Setup of v5:
==> flow/design.v (excerpt) <==
module RV32I_Core (
    input  logic        clk,
    input  logic        reset,
    input  logic [31:0] instrCode,
    output logic [31:0] instrMemAddr,
    output logic        dataWe,
    output logic [31:0] dataAddr,
    output logic [31:0] dataWData,
    input  logic [31:0] dataRData,
    output logic        transfer,
    input  logic        ready
);
Settings: LEC_CHECK=0, CAP_MARGIN=15, CORE_MARGIN=2, CORE_UTILIZATION=72, CTS_CLUSTER_DIAMETER=226, CTS_CLUSTER_SIZE=33, SETUP_SLACK_MARGIN=-0.41, SLEW_MARGIN=40; clock period 4.26 ns.
run.sh (not shown) runs the stock make flow with config.mk's settings and CLKGATE_MAP_FILE=.
The log for v5 ends in detailed placement with error DPL-0033, so the run never completed.
--- input diff v5..v54 ---
- MIN_ROUTING_LAYER newly set to met2
- SETUP_SLACK_MARGIN changed from -0.41 to 1.8
- GPL_TIMING_DRIVEN newly set to 0
- CAP_MARGIN changed from 15 to 40
- HOLD_SLACK_MARGIN newly set to 0.14
- CTS_CLUSTER_SIZE changed from 33 to 66
- MAX_ROUTING_LAYER newly set to met4
- CTS_CLUSTER_DIAMETER changed from 226 to 80
- CORE_UTILIZATION changed from 72 to 71
- SLEW_MARGIN changed from 40 to 20
- CELL_PAD_IN_SITES_DETAIL_PLACEMENT newly set to 2
- CELL_PAD_IN_SITES_GLOBAL_PLACEMENT newly set to 3
- the clock period (ns, I/O delays scaled along) changed from 4.26 to 8.0
### Flow results
As the logs show, v54 stopped at global placement without I/O after a tool error, so it never reached the end of the flow.
v54 against v5: number of standard cells after synthesis ~0 delta, overall die height saw an increase.
Diff v5..v54 | fraction of registers with async set or reset after synthesis | unchanged
From v54 to v5, synthesized area did not move at all.
On number of standard cells reported by yosys, v5 and v54 are basically level.
Per the comparison of v54 with v5, per-instance average area after synthesis neither gained nor lost much, total die size picked up an extra 1400 um^2.
### v54 -> v32
- clearing CELL_PAD_IN_SITES_DETAIL_PLACEMENT, which used to be 2
- clearing GPL_TIMING_DRIVEN, which used to be 0
- clearing SETUP_SLACK_MARGIN, which used to be 1.8
- swapping 80 for 226 in CTS_CLUSTER_DIAMETER
- clearing MAX_ROUTING_LAYER, which used to be met4
- swapping 66 for 33 in CTS_CLUSTER_SIZE
- clearing HOLD_SLACK_MARGIN, which used to be 0.14
- clearing CELL_PAD_IN_SITES_GLOBAL_PLACEMENT, which used to be 3
- swapping 40 for 15 in CAP_MARGIN
- swapping 71 for 72 in CORE_UTILIZATION
- clearing MIN_ROUTING_LAYER, which used to be met2
- swapping 8.0 for 4.37 in the clock period (ns, I/O delays scaled along)
### Flow results
- v32 did not finish: a tool error stopped it during clock tree synthesis.
- Between v32 and v54, it is v32 whose total die size is lower, by 1400 um^2.
- Summary: with v54 as the reference, die height in v32 moved down slightly.
- Re synthesized cell count: no difference whatsoever between v54 and v32.
- v32 has floorplan core density above what v54 had.
- v32 vs v54: core area down slightly
Input-level comparison between v58 and v32:
- CTS_CLUSTER_SIZE now 36, was 33
- CORE_UTILIZATION now 67, was 72
- CTS_CLUSTER_DIAMETER no longer set, was 226
- CAP_MARGIN now 20, was 15
- the clock period (ns, I/O delays scaled along) now 5.27, was 4.37
Notes after the runs:
Each of v32 and v58 falls short of a clean finish.
v58 did not make it past global routing, where a tool error ended it.
Cell area reported after detailed placement (v58 vs. v32) decreases slightly
Going from v32 to v58, HPWL after detailed placement grows by 1.0%.
From v32 to v58 the numbers moved as follows: number of standard cells reported by yosys held; initial core utilization went down 5.6 points; width of the die went up about 3.6%.
v58 does better than v32 on worst setup timing slack at the placement stage.
Delta (v58 minus v32): number of core rows went up, die size went up.
Input-level comparison between v38 and v58:
- CORE_UTILIZATION now 58, was 67
- CTS_CLUSTER_SIZE no longer set, was 36
- the clock period (ns, I/O delays scaled along) now 5.42, was 5.27
- v38: all stages done; final checks FAILED (negative setup slack).
- From v58 to v38 the numbers moved as follows: number of buffers inserted during clock tree synthesis moved up, starting utilization of the core area moved down, area of the core moved up.
- v38 vs v58, HPWL reported at the end of detailed placement went down by 5.9%.
- Looking at placement-stage worst setup slack across v58 and v38, the one that comes out higher is v38.
- On v38: horizontal die dimension is about 7% higher than what v58 gave.
- [compare] base=v58 new=v38: post-synthesis share of cell area spent on and, or, nand and nor gates saw little to no change; placed instance area saw little to no change.
- Of v58 and v38, the run reporting the higher total die size was v38.
> inputs changed (v38 -> v45)
- SETUP_SLACK_MARGIN now 1.12, previously not set
- CORE_UTILIZATION now 57, was 58
- the clock period (ns, I/O delays scaled along) now 4.07, was 5.42
[summary]
Status v45: flow complete, layout not clean - negative setup slack. On final instance count without filler cells, the higher figure sits with v45, not v38. Per the comparison of v45 with v38, sequential power moved up, met3 track utilization from global routing decreased 7.9 points, non-clock buffer count now larger, total of fill cells in the finished design has increased, power density of the placed cells rose 26%. Comparing v38 and v45, the higher sequential share of layout area is on v38. Diff v38 -> v45: final area up about 4%, well tap count shows an increase of 76, critical path depth now larger.

========
Starting RTL as in the previous note.
export LEC_CHECK = 0
export ABC_AREA = 1
export CAP_MARGIN = 30
export CELL_PAD_IN_SITES_GLOBAL_PLACEMENT = 2
export CORE_ASPECT_RATIO = 0.57
export CORE_MARGIN = 2
export CORE_UTILIZATION = 59
export CTS_CLUSTER_DIAMETER = 263
export GPL_ROUTABILITY_DRIVEN = 1
export GPL_TIMING_DRIVEN = 0
export HOLD_SLACK_MARGIN = -0.02
export MIN_ROUTING_LAYER = met1
export PLACE_DENSITY_LB_ADDON = 0.2
export SETUP_SLACK_MARGIN = 2.65
export SLEW_MARGIN = 10
export TNS_END_PERCENT = 45
create_clock -name core_clock -period 10.3 [get_ports {clk}]
The baseline aborted during 3_1_place_gp_skip_io.
Rerun with:
==> flow/config.mk (replaced) <==
export PLATFORM = sky130hd
export DESIGN_NAME = RV32I_Core
export DESIGN_NICKNAME = RV32I_Core
export VERILOG_FILES = /design/flow/design.v
export SDC_FILE = /design/flow/constraint.sdc
export NUM_CORES = 4
export LEC_CHECK = 0
export CAP_MARGIN = 20
export CORE_MARGIN = 2
export CORE_UTILIZATION = 40
export SLEW_MARGIN = 20
==> flow/constraint.sdc (replaced) <==
create_clock -name core_clock -period 7.32 [get_ports {clk}]
set_input_delay 1.4640 -clock core_clock [delete_from_list [all_inputs] [get_ports {clk}]]
set_output_delay 1.4640 -clock core_clock [all_outputs]
set_load 0.01 [all_outputs]
What happened: With this change the flow passed the timing, design-rule and antenna checks; synthesized cell count drops by 43%; die size is higher by 42%; area after synthesis came out lower by 3.3%.

========
RV32I_Core again, from the RTL that the note above started with.
make LEC_CHECK=0 CAP_MARGIN=20 CORE_MARGIN=2 CORE_UTILIZATION=61 CTS_CLUSTER_SIZE=41 MAX_ROUTING_LAYER=met4 SLEW_MARGIN=20 finish   # period 4.07 ns
The starting point aborted during 5_1_grt, error ODB-0269.
Then changed:
--- a/flow/config.mk
+++ b/flow/config.mk
@@ -8,6 +8,4 @@
 export CAP_MARGIN = 20
 export CORE_MARGIN = 2
-export CORE_UTILIZATION = 61
-export CTS_CLUSTER_SIZE = 41
-export MAX_ROUTING_LAYER = met4
+export CORE_UTILIZATION = 40
 export SLEW_MARGIN = 20
==> flow/constraint.sdc (replaced) <==
create_clock -name core_clock -period 8.0 [get_ports {clk}]
set_input_delay 1.6000 -clock core_clock [delete_from_list [all_inputs] [get_ports {clk}]]
set_output_delay 1.6000 -clock core_clock [all_outputs]
set_load 0.01 [all_outputs]
With this change the flow produced a clean layout.
Die area is higher by 52%.
Area after synthesis is unchanged.
Synthesized cell count does not change.
Then changed:
--- a/flow/config.mk
+++ b/flow/config.mk
@@ -6,6 +6,9 @@
 export NUM_CORES = 4
 export LEC_CHECK = 0
-export CAP_MARGIN = 20
+export CAP_MARGIN = 30
 export CORE_MARGIN = 2
-export CORE_UTILIZATION = 40
+export CORE_UTILIZATION = 57
+export CTS_CLUSTER_DIAMETER = 294
+export GPL_ROUTABILITY_DRIVEN = 1
+export PLACE_DENSITY_LB_ADDON = 0.2
 export SLEW_MARGIN = 20
==> flow/constraint.sdc (replaced) <==
create_clock -name core_clock -period 4.07 [get_ports {clk}]
set_input_delay 0.8140 -clock core_clock [delete_from_list [all_inputs] [get_ports {clk}]]
set_output_delay 0.8140 -clock core_clock [all_outputs]
set_load 0.01 [all_outputs]
With this change the flow produced a layout that fails on negative setup slack.
Routed wire length rises by 24%.
Critical path depth rises by 4.
Die area falls by 30%.
Worst setup slack degrades by 2300 ps.
Worst hold slack degrades by 3.7 ps.
Global-route usage rises by 21 points.
Then changed:
==> flow/config.mk (replaced) <==
export PLATFORM = sky130hd
export DESIGN_NAME = RV32I_Core
export DESIGN_NICKNAME = RV32I_Core
export VERILOG_FILES = /design/flow/design.v
export SDC_FILE = /design/flow/constraint.sdc
export NUM_CORES = 4
export LEC_CHECK = 0
export CAP_MARGIN = 20
export CORE_MARGIN = 2
export CORE_UTILIZATION = 57
export SLEW_MARGIN = 20
After rerunning:
- The changed run completed and failed the layout checks on negative setup slack
- wire length decreases by 8.8%
- final cell count is lower by 0.74%
- design area goes down by 0.86%
- hold slack improves by 8.4 ps
- clock-buffer cell count goes up by 8
- sequential share of layout area went up by 0.37 points
- global-route usage went down by 3.1 points

========
Starting RTL as in the previous note.
Settings: LEC_CHECK=0, CAP_MARGIN=15, CORE_MARGIN=2, CORE_UTILIZATION=72, CTS_CLUSTER_DIAMETER=226, CTS_CLUSTER_SIZE=33, HOLD_SLACK_MARGIN=-0.1, SETUP_SLACK_MARGIN=-0.41, SLEW_MARGIN=40; clock period 4.26 ns.
The first run died in 3_5_place_dp (DPL-0033).
Rerun with:
Settings changed: CAP_MARGIN 15 to 30, CTS_CLUSTER_DIAMETER 226 to 42, CTS_CLUSTER_SIZE 33 to 63, GPL_ROUTABILITY_DRIVEN set to 1, HOLD_SLACK_MARGIN -0.1 to not set, PLACE_DENSITY set to 0.41, SETUP_SLACK_MARGIN -0.41 to 2.94, SLEW_MARGIN 40 to 15.
Clock period 4.26 ns to 9.99 ns, I/O delays scaled along.
- The changed run died in 5_1_grt
- area after synthesis is unchanged
- synthesized cell count stays the same
- die size is unchanged
Rerun with:
Settings changed: CAP_MARGIN 30 to 20, CORE_UTILIZATION 72 to 53, CTS_CLUSTER_DIAMETER 42 to not set, CTS_CLUSTER_SIZE 63 to not set, GPL_ROUTABILITY_DRIVEN 1 to not set, PLACE_DENSITY 0.41 to not set, SETUP_SLACK_MARGIN 2.94 to not set, SLEW_MARGIN 15 to 20.
Clock period 9.99 ns to 7.32 ns, I/O delays scaled along.
After rerunning: This time the run produced a clean layout. Area after synthesis stays the same. Die area rises by 35%. Synthesized cell count is unchanged.
Power and IR drop assume default switching activity.
